== JK ==
## subbytes
module subbytes#(
    parameter SBOX_WIDTH = 8,
    parameter SBOX_DEPTH = 256,
    parameter DATA_WIDTH = 16
)(
    input clk,
    input reset_n,
    input sbox_valid, 
    input [SBOX_WIDTH-1:0] sbox_out,
    input tvalid,
    input [DATA_WIDTH-1:0] in,       
    output reg valid,
    output reg [DATA_WIDTH-1:0] out       
);
    localparam NUM_BYTES = DATA_WIDTH / 8;
    reg [7:0] index;
    reg sbox_ready;
    reg [7:0] sbox_slice [0:NUM_BYTES-1][0:255];
    integer i;
    genvar g;
    always @(posedge clk or negedge reset_n) begin
        if (!reset_n) begin
            index <= 0;
            sbox_ready <= 0;
        end else if (sbox_valid && !sbox_ready) begin
            index <= index + 1;
            if (index == SBOX_DEPTH - 1) sbox_ready <= 1;
        end
    end
    generate
        for (g = 0; g < NUM_BYTES; g = g + 1) begin : MEM_WRITE
            always @(posedge clk) begin
                if (sbox_valid && !sbox_ready) begin
                    sbox_slice[g][index] <= sbox_out;
                end
            end
        end
  ...
Size: about 5800 cells after synthesis, roughly 2100 flip-flops, about 98000 um^2 of cells after synthesis.
==> flow/config.mk <==
export PLATFORM = sky130hd
export DESIGN_NAME = subbytes
export DESIGN_NICKNAME = subbytes
export VERILOG_FILES = /design/flow/design.v
export SDC_FILE = /design/flow/constraint.sdc
export NUM_CORES = 4
export LEC_CHECK = 0
export CAP_MARGIN = 20
export CORE_MARGIN = 2
export CORE_UTILIZATION = 45
export PLACE_DENSITY = 0.6
export SLEW_MARGIN = 20
==> flow/constraint.sdc <==
create_clock -name core_clock -period 5.84 [get_ports {clk}]
set_input_delay 1.1680 -clock core_clock [delete_from_list [all_inputs] [get_ports {clk}]]
set_output_delay 1.1680 -clock core_clock [all_outputs]
set_load 0.01 [all_outputs]
run.sh (not shown) runs the stock make flow with config.mk's settings and CLKGATE_MAP_FILE=.
JK: full flow OK, the timing, design-rule and antenna checks passed
[inputs] MS vs JK
# JK
export LEC_CHECK = 0
export CAP_MARGIN = 20
export CORE_MARGIN = 2
export CORE_UTILIZATION = 45
export PLACE_DENSITY = 0.6
export SLEW_MARGIN = 20
create_clock -name core_clock -period 5.84 [get_ports {clk}]
# MS
export LEC_CHECK = 0
export ABC_AREA = 1
export CAP_MARGIN = 20
export CORE_MARGIN = 2
export CORE_UTILIZATION = 62
export CTS_CLUSTER_DIAMETER = 346
export PLACE_DENSITY = 0.4
export SLEW_MARGIN = 20
create_clock -name core_clock -period 5.29 [get_ports {clk}]
==> results <==
MS finished every stage and its layout cleared the timing, design-rule and antenna checks.
In MS relative to JK, via count of the first global-routing pass had gone up by more than a quarter.
Re combinational share of power: JK and MS aren't equal, and the higher value belongs to JK.
Looking at cell count, MS sits above JK.
Worst setup path endpoint: out[9]$_DFFE_PN0P_ -> JK, out[8]$_DFFE_PN0P_ -> MS
On setup slack, MS does worse than JK.
When MS is measured against JK, its CTS buffer count turns out about 1.4% lower.
From JK to MS the numbers moved as follows: layout clock buffer count +about 2.3%, worst hold slack now larger.
In MS relative to JK, total power had gone up by more than 10%.
Taking JK as the reference, in MS total routed wire length on the met1 layer essentially unchanged, final core area utilization increased 17 points.
## Diff of input files: AL against MS
# MS
export LEC_CHECK = 0
export ABC_AREA = 1
export CAP_MARGIN = 20
export CORE_MARGIN = 2
export CORE_UTILIZATION = 62
export CTS_CLUSTER_DIAMETER = 346
export PLACE_DENSITY = 0.4
export SLEW_MARGIN = 20
create_clock -name core_clock -period 5.29 [get_ports {clk}]
# AL
export LEC_CHECK = 0
export CAP_MARGIN = 20
export CORE_MARGIN = 2
export CORE_UTILIZATION = 15
export PLACE_DENSITY = 0.6
export SLEW_MARGIN = 20
create_clock -name core_clock -period 5.84 [get_ports {clk}]
==> comparison <==
- Taking MS as 1.0, AL lands at 1.2 on count of plain and timing-repair buffers in the layout.
- The flow did not stop early for AL: all stages ran, and the layout cleared the timing, design-rule and antenna checks.
- Clock transition time at the flip-flop clock pins of the worst setup and hold paths delta (MS -> AL): insignificant
- met3 global-route usage was lower in AL than in MS.
- Count of clock-buffer cells in the layout | AL above MS
- Power: AL better than MS
- The via count reported for AL is lower than the one for MS.
- For post-synthesis xor/xnor area fraction, MS and AL come out practically identical.
- Combinational fraction of design power was higher in AL than in MS.
- In the tables for MS and AL, insertion delay to the later sink of the worst-skew pair reads higher with AL.
Modified inputs, TR compared to AL
# AL
export LEC_CHECK = 0
export CAP_MARGIN = 20
export CORE_MARGIN = 2
export CORE_UTILIZATION = 15
export PLACE_DENSITY = 0.6
export SLEW_MARGIN = 20
create_clock -name core_clock -period 5.84 [get_ports {clk}]
# TR
export LEC_CHECK = 0
export CAP_MARGIN = 25
export CELL_PAD_IN_SITES_GLOBAL_PLACEMENT = 0
export CORE_ASPECT_RATIO = 0.8
export CORE_MARGIN = 2
export CORE_UTILIZATION = 72
export CTS_CLUSTER_SIZE = 14
export GPL_TIMING_DRIVEN = 1
export MAX_ROUTING_LAYER = met5
export MIN_ROUTING_LAYER = met1
export PLACE_DENSITY_LB_ADDON = 0.06
export SETUP_SLACK_MARGIN = 0.45
export SLEW_MARGIN = 35
create_clock -name core_clock -period 3.24 [get_ports {clk}]
## What came out
Of TR and AL, the lower share of total power in the clock network belongs to TR. Compared to AL, TR has wire length on met1 about 16% lower. For the cell-internal power, TR came in 20 mW higher than AL did. TR against AL; count of standard-cell rows is down by more than half.
The following lists how PW was set up differently from TR:
# TR
export LEC_CHECK = 0
export CAP_MARGIN = 25
export CELL_PAD_IN_SITES_GLOBAL_PLACEMENT = 0
export CORE_ASPECT_RATIO = 0.8
export CORE_MARGIN = 2
export CORE_UTILIZATION = 72
export CTS_CLUSTER_SIZE = 14
export GPL_TIMING_DRIVEN = 1
export MAX_ROUTING_LAYER = met5
export MIN_ROUTING_LAYER = met1
export PLACE_DENSITY_LB_ADDON = 0.06
export SETUP_SLACK_MARGIN = 0.45
export SLEW_MARGIN = 35
create_clock -name core_clock -period 3.24 [get_ports {clk}]
# PW
export LEC_CHECK = 0
export CAP_MARGIN = 25
export CELL_PAD_IN_SITES_GLOBAL_PLACEMENT = 0
export CORE_ASPECT_RATIO = 0.8
export CORE_MARGIN = 6
export CORE_UTILIZATION = 70
export CTS_CLUSTER_SIZE = 14
export GPL_TIMING_DRIVEN = 1
export MAX_ROUTING_LAYER = met5
export MIN_ROUTING_LAYER = met1
export PLACE_DENSITY_LB_ADDON = 0.06
export SETUP_SLACK_MARGIN = 0.45
export SLEW_MARGIN = 35
create_clock -name core_clock -period 3.32 [get_ports {clk}]
Notes after the runs:
Min non-filler instance count after layout across TR and PW: TR
When the final numbers for TR and PW were put side by side, the period utilization turned out to be smaller in PW.
In the tables for TR and PW, critical path depth reads higher with TR.
Looking only at endpoint arrival time on the critical path, and setting everything else aside, the lower value of TR and PW goes to PW.
Met1 track utilization from global routing | PW below TR
PW ended with every stage complete and zero timing, DRC or antenna violations.
No activity file was given, so power comes from the tool's default toggle rates.
